// Wienerfilter
module Wienerfilter#(
    parameter WIDTH    = 16,
    parameter COL_NUM  = 128, 
    parameter ROW_NUM  = 2,
    localparam ADDR_DEP  =  COL_NUM * ROW_NUM,
    localparam ADDR_WID  =  $clog2(ADDR_DEP) + 'd1,
    localparam Serial_COL  =  $clog2(COL_NUM) + 'd1,
    localparam Serial_ROW  =  $clog2(ROW_NUM) + 'd1
)
(
input clk,
input rst,
input start,
input [ADDR_WID-1:0]wr_addr,
input ram_wr_en,
input [WIDTH-1:0]ram_data_in,
input  wire[7:0]rd_wiener,
input [1:0]rd_bank,
input      rd_para,
input [Serial_COL-1:0]wr_data_addr,
input ram_wr_data_en,
input [WIDTH-1:0]ram_data_wr_in,
output [WIDTH*2-1:0]DSP_ADD_DATA_o,
output reg[WIDTH*4-1:0]Wiener_data,
output reg Wiener_data_v,
output finish_cal_o,
output wire [WIDTH/2-1:0]ram_data_out_o,
output data_wr_v_o
) ;
localparam INIT      = 0,
           START     = 1, 
           READ_DATA = 2,
           WAIT_READ = 3,
           MULT_CAL  = 4,
           WAIT_CAL  = 5,
           ADD_CAL   = 6,
           DET       = 7, 
           FINISH    = 8;
reg [6:0]STATE;
reg [Serial_COL - 1:0 ]COL_cnt;
reg [Serial_ROW - 1:0 ]ROW_cnt;
reg [ADDR_WID-1:0]rd_ad_para;
reg [ADDR_WID-1:0]rd_addr;
always@(*) begin 
  rd_ad_para = rd_para? {rd_bank,rd_wiener[5:0]}:rd_addr;
end
wire [WIDTH/2-1:0]ram_data_out;
assign ram_data_out_o=ram_data_out;
wire [WIDTH-1:0]ram_data_data_out;
pmi_ram_dp
#(
  .pmi_wr_addr_depth    (ADDR_DEP ),  
  .pmi_wr_addr_width    (ADDR_WID ),  
  .pmi_wr_data_width    (WIDTH/2 ),  
  .pmi_rd_addr_depth    (ADDR_DEP ),  
  .pmi_rd_addr_width    (ADDR_WID ),  
  .pmi_rd_data_width    (WIDTH/2 ),  
  .pmi_regmode          ( "reg" ),  
  .pmi_resetmode        ("async" ),  
  .pmi_family           ("common" )   
) pmi_ram_dp_inst (
  .Data      (ram_data_in ),   
  .WrAddress (wr_addr ),   
  .RdAddress (rd_ad_para), 
  .WrClock   (clk   ),   
  .RdClock   (clk   ),   
  .WrClockEn (1 ),   
  .RdClockEn (1 ),   
  .WE        (ram_wr_en), 
  .Reset     (rst),   
  .Q         (ram_data_out )    
);
Settings: LEC_CHECK=0, CAP_MARGIN=20, CORE_MARGIN=2, CORE_UTILIZATION=72, SLEW_MARGIN=20; clock period 2.9 ns.
run.sh (not shown) runs the stock make flow with config.mk's settings and CLKGATE_MAP_FILE=.
The baseline completed, yet does not pass: negative setup slack.
Edit:
Settings changed: CAP_MARGIN 20 to 10, CORE_ASPECT_RATIO set to 0.89, CTS_CLUSTER_DIAMETER set to 388, CTS_CLUSTER_SIZE set to 14, HOLD_SLACK_MARGIN set to 0.29, SETUP_SLACK_MARGIN set to 0.75, SLEW_MARGIN 20 to 40, TNS_END_PERCENT set to 5.
=> The new run finished but fails on negative setup slack; setup slack improved by 190 ps; critical path depth increases by 5; cell area decreases by 3.1%; power decreases by 11%; non-clock buffer count decreases by 104; via count decreases by 13%; sequential power barely changes; final cell count decreases by 3.9%.

Setup of alpha:
Wienerfilter again, from the RTL that the note above started with.
==> flow/config.mk <==
export PLATFORM = sky130hd
export DESIGN_NAME = Wienerfilter
export DESIGN_NICKNAME = Wienerfilter
export VERILOG_FILES = /design/flow/design.v
export SDC_FILE = /design/flow/constraint.sdc
export NUM_CORES = 4
export LEC_CHECK = 0
export CAP_MARGIN = 25
export CELL_PAD_IN_SITES_GLOBAL_PLACEMENT = 0
export CORE_MARGIN = 2
export CORE_UTILIZATION = 72
export CTS_CLUSTER_SIZE = 25
export GPL_ROUTABILITY_DRIVEN = 0
export HOLD_SLACK_MARGIN = -0.01
export PLACE_DENSITY_LB_ADDON = 0.0
export SETUP_SLACK_MARGIN = -0.28
export SLEW_MARGIN = 20
export TNS_END_PERCENT = 50
==> flow/constraint.sdc <==
create_clock -name core_clock -period 2.91 [get_ports {clk}]
set_input_delay 0.5820 -clock core_clock [delete_from_list [all_inputs] [get_ports {clk}]]
set_output_delay 0.5820 -clock core_clock [all_outputs]
set_load 0.01 [all_outputs]
[flow] alpha | stages: complete | final checks: fail | reason: negative setup slack
Modified inputs, beta compared to alpha
-- flow/config.mk --
<<< alpha, line 11
export CORE_UTILIZATION = 72
export CTS_CLUSTER_SIZE = 25
export GPL_ROUTABILITY_DRIVEN = 0
>>> beta, line 11
export CORE_UTILIZATION = 72
export CTS_CLUSTER_SIZE = 55
export GPL_ROUTABILITY_DRIVEN = 0
<<< alpha, line 15
export PLACE_DENSITY_LB_ADDON = 0.0
export SETUP_SLACK_MARGIN = -0.28
export SLEW_MARGIN = 20
>>> beta, line 15
export PLACE_DENSITY_LB_ADDON = 0.0
export SETUP_SLACK_MARGIN = 0.73
export SLEW_MARGIN = 20
==> flow/constraint.sdc <==
create_clock -name core_clock -period 2.9 [get_ports {clk}]
set_input_delay 0.5800 -clock core_clock [delete_from_list [all_inputs] [get_ports {clk}]]
set_output_delay 0.5800 -clock core_clock [all_outputs]
set_load 0.01 [all_outputs]
Results
- Each of alpha and beta falls short of a clean finish.
- alpha completed end to end; final checks failed (negative setup slack).
- From beta to alpha, x dimension of the die did not move at all.
- Going from alpha to beta, yosys stat chip area held; total cell area at the placement stage held; post-placement worst setup slack went down 0.028 ns; number of cells in the yosys synthesis report held.
- Cell count after placement of alpha is on par with beta.
- beta against alpha: xor and xnor fraction of the mapped netlist area closely matched the old numbers, height of the die closely matched the old numbers.
Power is estimated from default activity; no workload was simulated.
